## before
==> flow/design.v <==
module pwm_hw(
input clk,      			 
input reset,  			     
input red,                   
input green,                 
input blue,                  
output [19:0] Red_High_HW,   
output [19:0] Red_Low_HW,    
output [19:0] Green_High_HW, 
output [19:0] Green_Low_HW,  
output [19:0] Blue_High_HW,  
output [19:0] Blue_Low_HW    
             );
HW_PWM Red(.clk(clk),.reset(reset),.Colour_input(red),.High_Count(Red_High_HW),.Low_Count(Red_Low_HW));           
HW_PWM Green(.clk(clk),.reset(reset),.Colour_input(green),.High_Count(Green_High_HW), .Low_Count(Green_Low_HW));  
HW_PWM Blue(.clk(clk),.reset(reset),.Colour_input(blue),.High_Count(Blue_High_HW), .Low_Count(Blue_Low_HW));      
endmodule
module HW_PWM(
input clk,                     
input reset,                   
input Colour_input,            
output reg [19:0] High_Count,  
output reg [19:0] Low_Count    
            );
reg PrevPwm;                   
reg [19:0]Count;               
always@(posedge clk)
begin
if (!reset)                    
    begin
	Count<=20'b0;
	High_Count<=20'b0;
	Low_Count<=20'b0;          
	PrevPwm<=1'b0;
	end
else if(Colour_input==1)       
   begin
	if(PrevPwm!=Colour_input)  
		begin
 		Low_Count<=Count;      
		PrevPwm<=1'b1;         
		Count<=20'b0;          
		end
	else
		begin                  
		Count<=Count+1'b1;     
		end
  end
else if(Colour_input==0)       
	begin
	if(PrevPwm!=Colour_input)  
		begin
		High_Count<=Count;     
		PrevPwm<=Colour_input; 
		Count<=20'b0;          
		end
else
     begin                     
     Count<=Count+1'b1;        
     end     
end
end			
endmodule			
clock: 2.0 ns
lec_check: 0
cap_margin: 20
cell_pad_in_sites_global_placement: 1
core_margin: 2
core_utilization: 58
cts_cluster_diameter: 340
cts_cluster_size: 100
hold_slack_margin: -0.05
place_density: 0.89
setup_slack_margin: 0.25
slew_margin: 20
tns_end_percent: 20
run.sh (not shown) runs the stock make flow with config.mk's settings and CLKGATE_MAP_FILE=.
The following lists how after was set up differently from before:
- CTS_CLUSTER_DIAMETER changed from 340 to 395
- PLACE_DENSITY changed from 0.89 to 0.6
- TNS_END_PERCENT removed (was 20)
- CELL_PAD_IN_SITES_GLOBAL_PLACEMENT removed (was 1)
- HOLD_SLACK_MARGIN removed (was -0.05)
- SETUP_SLACK_MARGIN changed from 0.25 to 0.35
- CORE_UTILIZATION changed from 58 to 40
Findings:
When after is set beside before, its global-route met1 utilization turns out to be 7.5 points smaller. Compared to before, the router laid down more metal wire for after. after falls short of before in wire length of the first global-routing pass.


// pwm_hw: RTL as listed in full above, without the edits since
clock: 1.37 ns
lec_check: 0
abc_area: 1
cap_margin: 20
core_aspect_ratio: 1.35
core_margin: 2
core_utilization: 67
cts_cluster_diameter: 268
cts_cluster_size: 95
place_density: 0.4
slew_margin: 20
The first run completed and failed the layout checks on setup timing.
Edit:
==> flow/config.mk (replaced) <==
export PLATFORM = sky130hd
export DESIGN_NAME = pwm_hw
export DESIGN_NICKNAME = pwm_hw
export VERILOG_FILES = /design/flow/design.v
export SDC_FILE = /design/flow/constraint.sdc
export NUM_CORES = 4
export LEC_CHECK = 0
export CAP_MARGIN = 20
export CORE_MARGIN = 2
export CORE_UTILIZATION = 58
export CTS_CLUSTER_SIZE = 40
export SETUP_SLACK_MARGIN = 0.29
export SLEW_MARGIN = 20
==> flow/constraint.sdc (replaced) <==
create_clock -name core_clock -period 0.992 [get_ports {clk}]
set_input_delay 0.1984 -clock core_clock [delete_from_list [all_inputs] [get_ports {clk}]]
set_output_delay 0.1984 -clock core_clock [all_outputs]
set_load 0.01 [all_outputs]
Now the flow stopped in clock tree synthesis.
Area after synthesis rises by a few percent.
Synthesized cell count falls by about a fifth.
Die size rises by about a fifth.
Edit:
--- a/flow/config.mk
+++ b/flow/config.mk
@@ -9,5 +9,4 @@
 export CORE_MARGIN = 2
-export CORE_UTILIZATION = 58
-export CTS_CLUSTER_SIZE = 40
-export SETUP_SLACK_MARGIN = 0.29
+export CORE_UTILIZATION = 64
+export PLACE_DENSITY = 0.6
 export SLEW_MARGIN = 20
==> flow/constraint.sdc (replaced) <==
create_clock -name core_clock -period 1.55 [get_ports {clk}]
set_input_delay 0.3100 -clock core_clock [delete_from_list [all_inputs] [get_ports {clk}]]
set_output_delay 0.3100 -clock core_clock [all_outputs]
set_load 0.01 [all_outputs]
After rerunning: The new run produced a layout that fails on setup timing. Area after synthesis stays the same. Synthesized cell count stays the same. Die size went down by 9.1%.
Edit:
--- a/flow/config.mk
+++ b/flow/config.mk
@@ -9,4 +9,5 @@
 export CORE_MARGIN = 2
-export CORE_UTILIZATION = 64
+export CORE_UTILIZATION = 72
 export PLACE_DENSITY = 0.6
+export SETUP_SLACK_MARGIN = 0.45
 export SLEW_MARGIN = 20
After rerunning:
- With this change the flow ended with an error in clock tree synthesis (DPL-0038)
- synthesized area stays the same
- die area went down by 11%
- synthesized cell count stays the same
Edit:
--- a/flow/config.mk
+++ b/flow/config.mk
@@ -10,4 +10,4 @@
 export CORE_UTILIZATION = 72
-export PLACE_DENSITY = 0.6
-export SETUP_SLACK_MARGIN = 0.45
+export CTS_CLUSTER_DIAMETER = 363
+export CTS_CLUSTER_SIZE = 33
 export SLEW_MARGIN = 20
==> flow/constraint.sdc (replaced) <==
create_clock -name core_clock -period 1.69 [get_ports {clk}]
set_input_delay 0.3380 -clock core_clock [delete_from_list [all_inputs] [get_ports {clk}]]
set_output_delay 0.3380 -clock core_clock [all_outputs]
set_load 0.01 [all_outputs]
After rerunning: The changed run did not get past clock tree synthesis. Die size is unchanged. Area after synthesis is unchanged. Synthesized cell count stays the same.
Edit:
--- a/flow/config.mk
+++ b/flow/config.mk
@@ -7,7 +7,7 @@
 export LEC_CHECK = 0
+export ABC_AREA = 1
 export CAP_MARGIN = 20
 export CORE_MARGIN = 2
-export CORE_UTILIZATION = 72
-export CTS_CLUSTER_DIAMETER = 363
-export CTS_CLUSTER_SIZE = 33
+export CORE_UTILIZATION = 64
+export PLACE_DENSITY = 0.6
 export SLEW_MARGIN = 20
==> flow/constraint.sdc (replaced) <==
create_clock -name core_clock -period 2.43 [get_ports {clk}]
set_input_delay 0.4860 -clock core_clock [delete_from_list [all_inputs] [get_ports {clk}]]
set_output_delay 0.4860 -clock core_clock [all_outputs]
set_load 0.01 [all_outputs]
Effect:
- Now the flow went through all stages and came out clean
- synthesized area shrinks by a few percent
- die size came out higher by roughly a tenth
- synthesized cell count grows by a quarter to a third
